## myCPU
module myCPU (
    input  wire         cpu_rst,
    input  wire         cpu_clk,
    output wire [13:0]  inst_addr,
    input  wire [31:0]  inst,
    output wire [31:0]  Bus_addr,
    input  wire [31:0]  Bus_rdata,
    output wire         Bus_wen,
    output wire [31:0]  Bus_wdata
);
Size in the first run: about 5,600 cells after synthesis, ~1,500 flip-flops.
clock: 7.47 ns
lec_check: 0
abc_area: 0
cap_margin: 15
cell_pad_in_sites_detail_placement: 2
cell_pad_in_sites_global_placement: 3
core_aspect_ratio: 1.91
core_margin: 7
core_utilization: 45
cts_cluster_diameter: 159
gpl_routability_driven: 1
max_routing_layer: met5
min_routing_layer: met2
place_density_lb_addon: 0.11
setup_slack_margin: 1.75
slew_margin: 15
tns_end_percent: 75
run.sh (not shown) runs the stock make flow with config.mk's settings and CLKGATE_MAP_FILE=.
The first run did not get past global routing with GRT-0116.
Change:
- ABC_AREA: 0 -> unset
- CAP_MARGIN: 15 -> 35
- CELL_PAD_IN_SITES_DETAIL_PLACEMENT: 2 -> unset
- CORE_ASPECT_RATIO: 1.91 -> 0.93
- CORE_MARGIN: 7 -> 2
- CORE_UTILIZATION: 45 -> 51
- CTS_CLUSTER_DIAMETER: 159 -> 375
- GPL_ROUTABILITY_DRIVEN: 1 -> unset
- MAX_ROUTING_LAYER: met5 -> unset
- MIN_ROUTING_LAYER: met2 -> unset
- PLACE_DENSITY_LB_ADDON: 0.11 -> 0.2
- SETUP_SLACK_MARGIN: 1.75 -> unset
- SLEW_MARGIN: 15 -> 20
- TNS_END_PERCENT: 75 -> unset
- clock period: 7.47 -> 11.0 ns (I/O delays scaled with it)
This time the run completed without violations.
Synthesized cell count is unchanged.
Die size is lower by 16%.
Synthesized area is unchanged.

* * *

== alpha ==
Starting RTL as in the previous note.
==> flow/config.mk <==
export PLATFORM = sky130hd
export DESIGN_NAME = myCPU
export DESIGN_NICKNAME = myCPU
export VERILOG_FILES = /design/flow/design.v
export SDC_FILE = /design/flow/constraint.sdc
export NUM_CORES = 4
export LEC_CHECK = 0
export CAP_MARGIN = 20
export CELL_PAD_IN_SITES_DETAIL_PLACEMENT = 0
export CELL_PAD_IN_SITES_GLOBAL_PLACEMENT = 0
export CORE_ASPECT_RATIO = 0.5
export CORE_MARGIN = 2
export CORE_UTILIZATION = 70
export CTS_CLUSTER_DIAMETER = 350
export CTS_CLUSTER_SIZE = 57
export GPL_ROUTABILITY_DRIVEN = 1
export PLACE_DENSITY_LB_ADDON = 0.0
export SETUP_SLACK_MARGIN = 1.08
export SLEW_MARGIN = 20
==> flow/constraint.sdc <==
create_clock -name core_clock -period 6.85 [get_ports {cpu_clk}]
set_input_delay 1.3700 -clock core_clock [delete_from_list [all_inputs] [get_ports {cpu_clk}]]
set_output_delay 1.3700 -clock core_clock [all_outputs]
set_load 0.01 [all_outputs]
No final results exist for alpha, since it was stopped by error DPL-0033 during 3_5_place_dp.
Setup changes, alpha to beta
Settings: changing SETUP_SLACK_MARGIN from 1.08 to 1.13; removing PLACE_DENSITY_LB_ADDON (formerly 0.0); removing GPL_ROUTABILITY_DRIVEN (formerly 1); removing CTS_CLUSTER_DIAMETER (formerly 350); removing CELL_PAD_IN_SITES_GLOBAL_PLACEMENT (formerly 0); changing CTS_CLUSTER_SIZE from 57 to 100; changing CORE_UTILIZATION from 70 to 68; setting TNS_END_PERCENT to 20 for the first time; setting ABC_AREA to 1 for the first time; removing CELL_PAD_IN_SITES_DETAIL_PLACEMENT (formerly 0); removing CORE_ASPECT_RATIO (formerly 0.5); changing the clock period (ns, I/O delays scaled along) from 6.85 to 4.96.
Results
- alpha -> beta: total core area increased by a little under 10%
- Looking at beta and alpha, the area fraction in full adders, half adders and majority gates is a wash.
- Summary: with alpha as the reference, synthesized instance count in beta moved up by more than half.
- Although it ran to completion, beta produced a layout that fails the final checks because of negative setup slack.
- NOTE row count alpha->beta increased by more than a quarter
- Post-synthesis chip area from yosys for beta: about 3.7% up relative to alpha
The inputs of gamma differ from those of beta as listed below.
Settings: removing SETUP_SLACK_MARGIN (formerly 1.13); changing CAP_MARGIN from 20 to 10; changing CORE_UTILIZATION from 68 to 70; removing ABC_AREA (formerly 1); setting HOLD_SLACK_MARGIN to 0.29 for the first time; changing CTS_CLUSTER_SIZE from 100 to 37; removing TNS_END_PERCENT (formerly 20); changing the clock period (ns, I/O delays scaled along) from 4.96 to 5.78.
Notes after the runs:
gamma: aborted in 5_1_grt (tool error). The final reports for gamma and beta show Yosys chip area lower in the former. Reported for gamma and beta, number of H-tree branching levels turned out identical to the last digit. Lower post-synthesis share of cell area spent on xor and xnor gates was reported by beta, not gamma. Die width, gamma and beta: larger value in beta. For total instance count after detailed placement, dividing the value from gamma by the value from beta gives 0.66.

* * *

myCPU again, from the RTL that the note above started with.
clock: 5.77 ns
lec_check: 0
cap_margin: 5
core_margin: 2
core_utilization: 70
cts_cluster_size: 57
hold_slack_margin: 0.29
setup_slack_margin: -0.35
slew_margin: 20
The first run died in global routing (5_1_grt) (GRT-0116).
Then changed:
==> flow/config.mk (replaced) <==
export PLATFORM = sky130hd
export DESIGN_NAME = myCPU
export DESIGN_NICKNAME = myCPU
export VERILOG_FILES = /design/flow/design.v
export SDC_FILE = /design/flow/constraint.sdc
export NUM_CORES = 4
export LEC_CHECK = 0
export CAP_MARGIN = 20
export CORE_MARGIN = 2
export CORE_UTILIZATION = 40
export SLEW_MARGIN = 20
==> flow/constraint.sdc (replaced) <==
create_clock -name core_clock -period 8.52 [get_ports {cpu_clk}]
set_input_delay 1.7040 -clock core_clock [delete_from_list [all_inputs] [get_ports {cpu_clk}]]
set_output_delay 1.7040 -clock core_clock [all_outputs]
set_load 0.01 [all_outputs]
=> The new run produced a clean layout. Synthesized area is unchanged. Die area goes up by well over a third. Synthesized cell count stays the same.
Then changed:
--- a/flow/config.mk
+++ b/flow/config.mk
@@ -9,3 +9,8 @@
 export CORE_MARGIN = 2
-export CORE_UTILIZATION = 40
-export SLEW_MARGIN = 20
+export CORE_UTILIZATION = 72
+export GPL_ROUTABILITY_DRIVEN = 1
+export MIN_ROUTING_LAYER = met2
+export PLACE_DENSITY = 0.58
+export SETUP_SLACK_MARGIN = 1.17
+export SLEW_MARGIN = 40
+export TNS_END_PERCENT = 45
==> flow/constraint.sdc (replaced) <==
create_clock -name core_clock -period 5.12 [get_ports {cpu_clk}]
set_input_delay 1.0240 -clock core_clock [delete_from_list [all_inputs] [get_ports {cpu_clk}]]
set_output_delay 1.0240 -clock core_clock [all_outputs]
set_load 0.01 [all_outputs]
This time the run failed in global routing (5_1_grt); die area went down by 44%; synthesized cell count stays the same; synthesized area is unchanged.
